==> flow/design.v (excerpt) <==
module mips16_core(
	input clk,
	input rst,  
	output [9:0] imem_addr,
	input [15:0] imem_rdata,
	output [9:0] dmem_addr,
	output dmem_we,
	output [15:0] dmem_wdata,
	input [15:0] dmem_rdata,
	input [15:0] in_data,
	output rf_we,
	output [4:0] rf_waddr,
	output [15:0] rf_wdata
	);
clock: 36.8 ns
lec_check: 0
cap_margin: 20
core_margin: 2
core_utilization: 72
cts_cluster_diameter: 202
cts_cluster_size: 41
hold_slack_margin: -0.09
max_routing_layer: met4
place_density: 0.66
setup_slack_margin: 2.84
slew_margin: 20
run.sh (not shown) runs the stock make flow with config.mk's settings and CLKGATE_MAP_FILE=.
The starting point did not get past global routing (GRT-0232).
==> next run, changes <==
- CORE_UTILIZATION: 72 -> 50
- CTS_CLUSTER_DIAMETER: 202 -> not set
- CTS_CLUSTER_SIZE: 41 -> not set
- HOLD_SLACK_MARGIN: -0.09 -> 0.3
- MAX_ROUTING_LAYER: met4 -> not set
- PLACE_DENSITY: 0.66 -> not set
- SETUP_SLACK_MARGIN: 2.84 -> not set
- clock period: 36.8 -> 36.1 ns (I/O delays scaled with it)
Effect: This time the run finished but fails on setup timing. Area after synthesis stays the same. Die size rose by about 43%. Synthesized cell count stays the same.
==> next run, changes <==
- ABC_AREA: not set -> 1
- CORE_UTILIZATION: 50 -> 58
- HOLD_SLACK_MARGIN: 0.3 -> 0.27
- SETUP_SLACK_MARGIN: not set -> 5.0
- clock period: 36.1 -> 24.7 ns (I/O delays scaled with it)
The new run completed and failed the layout checks on setup timing.
Global-route usage went down by 1.5 points.
Worst hold slack is better by 0.035 ns.
Die size went down by about 15%.
Wire length went down by about 13%.
Register-to-register slack is worse by 9.2 ns.
==> next run, changes <==
- ABC_AREA: 1 -> not set
- CORE_UTILIZATION: 58 -> 40
- HOLD_SLACK_MARGIN: 0.27 -> not set
- SETUP_SLACK_MARGIN: 5.0 -> not set
- clock period: 24.7 -> 28.0 ns (I/O delays scaled with it)
The new run completed and failed the layout checks on setup timing.
Via count came out lower by 0.75%.
Non-clock buffer count came out higher by 489.
Die size came out higher by 47%.
Final area came out higher by 7.1%.
Core utilization came out lower by 22 points.
Setup slack improved by 0.74 ns.
Clock-buffer cell count came out lower by 3.
==> next run, changes <==
- ABC_AREA: not set -> 1
- CORE_UTILIZATION: 40 -> 72
- CTS_CLUSTER_DIAMETER: not set -> 400
- CTS_CLUSTER_SIZE: not set -> 99
- PLACE_DENSITY: not set -> 0.36
- clock period: 28.0 -> 23.2 ns (I/O delays scaled with it)
Effect: With this change the flow aborted during global routing; die area falls by 45%; area after synthesis came out lower by 1.6%; synthesized cell count rises by 16%.
==> next run, changes <==
- ABC_AREA: 1 -> not set
- CORE_UTILIZATION: 72 -> 65
- CTS_CLUSTER_DIAMETER: 400 -> not set
- CTS_CLUSTER_SIZE: 99 -> not set
- MAX_ROUTING_LAYER: not set -> met4
- PLACE_DENSITY: 0.36 -> not set
- clock period: 23.2 -> 36.8 ns (I/O delays scaled with it)
=> The changed run aborted during global routing on GRT-0232. Synthesized cell count decreases by 14%. Synthesized area increases by 1.7%. Die area increases by 12%.


Starting RTL as in the previous note.
clock: 20.2 ns
lec_check: 0
abc_area: 1
cap_margin: 20
core_margin: 2
core_utilization: 72
cts_cluster_diameter: 397
cts_cluster_size: 10
place_density_lb_addon: 0.11
slew_margin: 20
The baseline ended with an error in global routing.
Next try:
--- a/flow/config.mk
+++ b/flow/config.mk
@@ -8 +7,0 @@
-export ABC_AREA = 1
@@ -11,4 +10,2 @@
-export CORE_UTILIZATION = 72
-export CTS_CLUSTER_DIAMETER = 397
-export CTS_CLUSTER_SIZE = 10
-export PLACE_DENSITY_LB_ADDON = 0.11
+export CORE_UTILIZATION = 66
+export MAX_ROUTING_LAYER = met4
==> flow/constraint.sdc (replaced) <==
create_clock -name core_clock -period 40.9 [get_ports {clk}]
set_input_delay 8.1800 -clock core_clock [delete_from_list [all_inputs] [get_ports {clk}]]
set_output_delay 8.1800 -clock core_clock [all_outputs]
set_load 0.01 [all_outputs]
The changed run never finished: it broke off in global routing on GRT-0232.
Die size rose by 11%.
Synthesized area rose by 1.7%.
Synthesized cell count fell by about 14%.
